Design geofence, start of the top module:
module geofence ( clk,reset,X,Y,valid,is_inside);
  input clk;
  input reset;
  input [9:0] X;
  input [9:0] Y;
  output reg valid;
  output reg is_inside;
  reg me;
  reg  signed [11:0] ma,mb;
  wire signed [23:0] mo; 
  wire mv;
  multi_div #(
    .SIZE_A(12),
    .SIZE_B(12),
    .SIGNED(1),
    .STEP_SIZE(1) 
  ) multi_u1(
    .clk(clk),.reset(reset),
    .en(me),
    .select(1'b0),
    .a(ma),
    .b(mb),
    .P(mo),
    .div_zero(),
    .Valid(mv),
    .Busy()
  );
  reg [2:0] state;
  reg [2:0] state_counter_0,state_counter_1;
  reg [2:0] state_step;
  reg [9:0] check_point [1:0];
  reg [9:0] geofence_point [5:0][1:0];
  reg       check_signed;
  reg signed [26:0] DATA_REG;
  parameter READ_DATA     = 0;
  parameter SORT_POINT    = 1;
  parameter CHECK_IN_SIDE = 2;
  parameter DATA_OUT      = 3;
  integer i;
  always @(posedge clk or posedge reset) begin
    if (reset) begin
      state <= READ_DATA;
      state_step <= 0;
      state_counter_0 <= 0;
      state_counter_1 <= 0;
      me <= 0;
      is_inside <= 1;
    end else begin
      case (state)
        READ_DATA:begin
          if(state_counter_0==0)begin
            check_point[0] <= X;
            check_point[1] <= Y;
            state_counter_0 <= state_counter_0 + 1;
          end
          else begin
            if(state_counter_0 == 6)begin
              state <= SORT_POINT;
              state_counter_0 <= 1;
              state_counter_1 <= 2;
              me <= 0;
            end
            else state_counter_0 <= state_counter_0 + 1;
            geofence_point[state_counter_0-1][0] <= X;
  ...
==> flow/config.mk <==
export PLATFORM = sky130hd
export DESIGN_NAME = geofence
export DESIGN_NICKNAME = geofence
export VERILOG_FILES = /design/flow/design.v
export SDC_FILE = /design/flow/constraint.sdc
export NUM_CORES = 4
export LEC_CHECK = 0
export CAP_MARGIN = 20
export CORE_MARGIN = 2
export CORE_UTILIZATION = 52
export SLEW_MARGIN = 20
==> flow/constraint.sdc <==
create_clock -name core_clock -period 5.3 [get_ports {clk}]
set_input_delay 1.0600 -clock core_clock [delete_from_list [all_inputs] [get_ports {clk}]]
set_output_delay 1.0600 -clock core_clock [all_outputs]
set_load 0.01 [all_outputs]
run.sh (not shown) runs the stock make flow with config.mk's settings and CLKGATE_MAP_FILE=.
The first run finished with timing, DRC and antenna clean.
==> next run, changes <==
--- a/flow/config.mk
+++ b/flow/config.mk
@@ -9,3 +9,3 @@
 export CORE_MARGIN = 2
-export CORE_UTILIZATION = 52
+export CORE_UTILIZATION = 13
 export SLEW_MARGIN = 20
==> flow/constraint.sdc (replaced) <==
create_clock -name core_clock -period 7.33 [get_ports {clk}]
set_input_delay 1.4660 -clock core_clock [delete_from_list [all_inputs] [get_ports {clk}]]
set_output_delay 1.4660 -clock core_clock [all_outputs]
set_load 0.01 [all_outputs]
Result: The changed run finished with timing, DRC and antenna clean. Synthesized cell count stays the same. Total power came out lower by 29%. Non-clock buffer count goes down by 21.
==> next run, changes <==
--- a/flow/config.mk
+++ b/flow/config.mk
@@ -9,3 +9,5 @@
 export CORE_MARGIN = 2
-export CORE_UTILIZATION = 13
+export CORE_UTILIZATION = 72
+export PLACE_DENSITY = 0.65
+export SETUP_SLACK_MARGIN = -0.39
 export SLEW_MARGIN = 20
==> flow/constraint.sdc (replaced) <==
create_clock -name core_clock -period 3.93 [get_ports {clk}]
set_input_delay 0.7860 -clock core_clock [delete_from_list [all_inputs] [get_ports {clk}]]
set_output_delay 0.7860 -clock core_clock [all_outputs]
set_load 0.01 [all_outputs]
With this change the flow completed and failed the layout checks on capacitance limit, slew limit, setup timing.
Total power rises by 79%.
Synthesized cell count is unchanged.
Routed wire length rises by 3.9%.
Via count rises by 15%.
==> next run, changes <==
--- a/flow/config.mk
+++ b/flow/config.mk
@@ -7,7 +7,10 @@
 export LEC_CHECK = 0
-export CAP_MARGIN = 20
+export CAP_MARGIN = 40
+export CORE_ASPECT_RATIO = 0.5
 export CORE_MARGIN = 2
 export CORE_UTILIZATION = 72
-export PLACE_DENSITY = 0.65
-export SETUP_SLACK_MARGIN = -0.39
+export CTS_CLUSTER_DIAMETER = 278
+export CTS_CLUSTER_SIZE = 97
+export SETUP_SLACK_MARGIN = 0.88
 export SLEW_MARGIN = 20
+export TNS_END_PERCENT = 5
==> flow/constraint.sdc (replaced) <==
create_clock -name core_clock -period 2.98 [get_ports {clk}]
set_input_delay 0.5960 -clock core_clock [delete_from_list [all_inputs] [get_ports {clk}]]
set_output_delay 0.5960 -clock core_clock [all_outputs]
set_load 0.01 [all_outputs]
What happened: With this change the flow stopped in 5_1_grt. Synthesized area does not change. Synthesized cell count stays the same. Die size stays flat.


## zinc
Starting RTL as in the previous note.
make LEC_CHECK=0 CAP_MARGIN=20 CORE_MARGIN=2 CORE_UTILIZATION=40 SLEW_MARGIN=20 finish   # period 5.3 ns
zinc | status: complete | timing, DRC, antenna: pass
For ember, these inputs were changed with respect to zinc:
# zinc
export LEC_CHECK = 0
export CAP_MARGIN = 20
export CORE_MARGIN = 2
export CORE_UTILIZATION = 40
export SLEW_MARGIN = 20
create_clock -name core_clock -period 5.3 [get_ports {clk}]
# ember
export LEC_CHECK = 0
export CAP_MARGIN = 20
export CORE_MARGIN = 2
export CORE_UTILIZATION = 70
export SETUP_SLACK_MARGIN = -0.25
export SLEW_MARGIN = 20
create_clock -name core_clock -period 4.17 [get_ports {clk}]
==> results <==
ember: all stages done; final checks FAILED (setup timing). Diff zinc -> ember: instance count on the critical path decreased 12%, area growth from synthesis to layout increased 5.2 points, combinational power share increased 0.2 points. Highest routed metal layer: met4 -> zinc, met5 -> ember. Compared with zinc, ember shows met1 usage higher by 19 points.
Power is estimated from default activity; no workload was simulated.
